==> xenon <==
==> flow/design.v (excerpt) <==
module a_filter_approx(
    input [31:0] x_in,
    input clk,
    input [5:0] reset,
    output [31:0] y_out);
    wire [10:0] a1_1;
    wire [10:0] a1_2;
    wire [10:0] a1_3;
    wire [10:0] a1_4;
    wire [10:0] b1;
    assign a1_1 = -11'sd192;
    assign a1_2 = -11'sd1021;
    assign a1_3 = -11'sd928;
    assign a1_4 = -11'sd1010;
    assign b1 = 11'sd307;
    wire [31:0] y_1;
    wire [31:0] y_2;
    wire [31:0] y_3;
    wire [31:0] y_4;
    wire [31:0] y_5;
    fos_exact_v4 first_stage(x_in,a1_4,clk,reset[0],y_1);
    fos_exact_v3 second_stage(y_1,a1_3,b1,clk,reset[1],y_2);
    fos_exact_v2 third_stage(y_2,a1_2,clk,reset[2],y_3);
    fos_exact_v2 fourth_stage(y_3,a1_2,clk,reset[3],y_4);
    fos_exact_v1 fifth_stage(y_4,a1_1,clk,reset[4],y_5);
    fos_exact_v1 sixth_stage(y_5,a1_1,clk,reset[5],y_out);
endmodule
Settings: LEC_CHECK=0, ABC_AREA=1, CAP_MARGIN=25, CELL_PAD_IN_SITES_DETAIL_PLACEMENT=1, CORE_MARGIN=2, CORE_UTILIZATION=40, CTS_CLUSTER_DIAMETER=386, GPL_ROUTABILITY_DRIVEN=0, GPL_TIMING_DRIVEN=1, MIN_ROUTING_LAYER=met1, SETUP_SLACK_MARGIN=3.09, SLEW_MARGIN=20, TNS_END_PERCENT=65; clock period 14.5 ns.
run.sh (not shown) runs the stock make flow with config.mk's settings and CLKGATE_MAP_FILE=.
==> onyx (differences from xenon) <==
ABC_AREA = default   (was 1)
CAP_MARGIN = 20   (was 25)
CELL_PAD_IN_SITES_DETAIL_PLACEMENT = default   (was 1)
CTS_CLUSTER_DIAMETER = default   (was 386)
GPL_ROUTABILITY_DRIVEN = default   (was 0)
GPL_TIMING_DRIVEN = default   (was 1)
MIN_ROUTING_LAYER = met2   (was met1)
SETUP_SLACK_MARGIN = default   (was 3.09)
TNS_END_PERCENT = default   (was 65)
==> pepper (differences from xenon) <==
ABC_AREA = default   (was 1)
CAP_MARGIN = 20   (was 25)
CELL_PAD_IN_SITES_DETAIL_PLACEMENT = default   (was 1)
CTS_CLUSTER_DIAMETER = default   (was 386)
GPL_ROUTABILITY_DRIVEN = default   (was 0)
GPL_TIMING_DRIVEN = default   (was 1)
MIN_ROUTING_LAYER = default   (was met1)
SETUP_SLACK_MARGIN = default   (was 3.09)
TNS_END_PERCENT = default   (was 65)
==> flow/constraint.sdc (replaced) <==
create_clock -name core_clock -period 9.35 [get_ports {clk}]
set_input_delay 1.8700 -clock core_clock [delete_from_list [all_inputs] [get_ports {clk}]]
set_output_delay 1.8700 -clock core_clock [all_outputs]
set_load 0.01 [all_outputs]
==> results <==
- Setup slack: pepper < onyx < xenon.
- onyx finished clean. xenon completed with no timing, DRC or antenna violations. pepper ran to the end with no violations.
==> figures <==
Result of the run: xenon no timing/DRC/antenna violations; pepper no timing/DRC/antenna violations; onyx no timing/DRC/antenna violations
Global routing met3 resource utilization: xenon 3.54%; pepper 1.95%; onyx 35.3%
Register area share after synthesis: xenon 21.5%; pepper 24.9%; onyx 24.9%
Required time of the critical path: xenon 11.60 ns; pepper 7.48 ns; onyx 11.60 ns
Worst slew margin relative to its limit: xenon 44.7%; pepper 29.1%; onyx 24.2%
Routed met3 length: xenon 9440 um; pepper 2650 um; onyx 38200 um
Layout buffering overhead excluding clock cells: xenon 1.42%; pepper 1.48%; onyx 1.49%
Transition time at the pin with the least slew margin: xenon 0.829 ns; pepper 1.06 ns; onyx 1.12 ns
Final hold slack: xenon 0.441 ns; pepper 0.452 ns; onyx 0.452 ns
X dimension of the die: xenon 360 um; pepper 335 um; onyx 335 um


==> run a <==
a_filter_approx again, from the RTL that the note above started with.
clock: 5.94 ns
lec_check: 0
abc_area: 1
cap_margin: 20
core_aspect_ratio: 1.36
core_margin: 2
core_utilization: 72
cts_cluster_diameter: 392
cts_cluster_size: 96
slew_margin: 20
==> inputs of run b, as changes to run a <==
ABC_AREA = default   (was 1)
CORE_ASPECT_RATIO = default   (was 1.36)
CORE_UTILIZATION = 40   (was 72)
CTS_CLUSTER_DIAMETER = default   (was 392)
CTS_CLUSTER_SIZE = default   (was 96)
SETUP_SLACK_MARGIN = 0.4   (was default)
==> flow/constraint.sdc (replaced) <==
create_clock -name core_clock -period 9.35 [get_ports {clk}]
set_input_delay 1.8700 -clock core_clock [delete_from_list [all_inputs] [get_ports {clk}]]
set_output_delay 1.8700 -clock core_clock [all_outputs]
set_load 0.01 [all_outputs]
==> inputs of run c, as changes to run a <==
ABC_AREA = default   (was 1)
CORE_ASPECT_RATIO = default   (was 1.36)
CTS_CLUSTER_DIAMETER = 230   (was 392)
CTS_CLUSTER_SIZE = default   (was 96)
PLACE_DENSITY_LB_ADDON = 0.21   (was default)
==> flow/constraint.sdc (replaced) <==
create_clock -name core_clock -period 6.6 [get_ports {clk}]
set_input_delay 1.3200 -clock core_clock [delete_from_list [all_inputs] [get_ports {clk}]]
set_output_delay 1.3200 -clock core_clock [all_outputs]
set_load 0.01 [all_outputs]
==> results <==
quantity                                                              run c        run b                     run a
Outcome                                            finished with violations  no timing/DRC/antenna violations    stopped before the end
Last stage reached                                                        -            -  global routing (5_1_grt)
Reasons for failing layout checks                              setup timing            -                         -
Layout Cells excl Fill                                                 6237         6588                         -
Post-synthesis instance area                                    0.0438 mm^2  0.0438 mm^2               0.0506 mm^2
Number of nets in the synthesized netlist                              6024         6024                      7970
Ratio of routed vias to standard cells                                 5.95         4.90                         -
Nonclk buf count                                                        372           77                         -
Post-route DRC                                                            0            0                         -
Clk ins delay skew pair                                             0.65 ns      0.61 ns                         -
Compound-cell area share of the yosys netlist                         14.4%        14.4%                     12.3%
First-pass iteration count of the detailed router                         8            5                         -
Cell count after synthesis                                             5048         5048                      6994
Via count                                                             37093        32283                         -
Worst Path Max Fanout                                                     3            5                         -
Hold path cells                                                           2            2                         -
Effective utilization at floorplan                                    72.6%        40.3%                     72.6%
Antenna cell count                                                        1            0                         -
Post-route met1 wirelength                                         45300 um     42800 um                         -
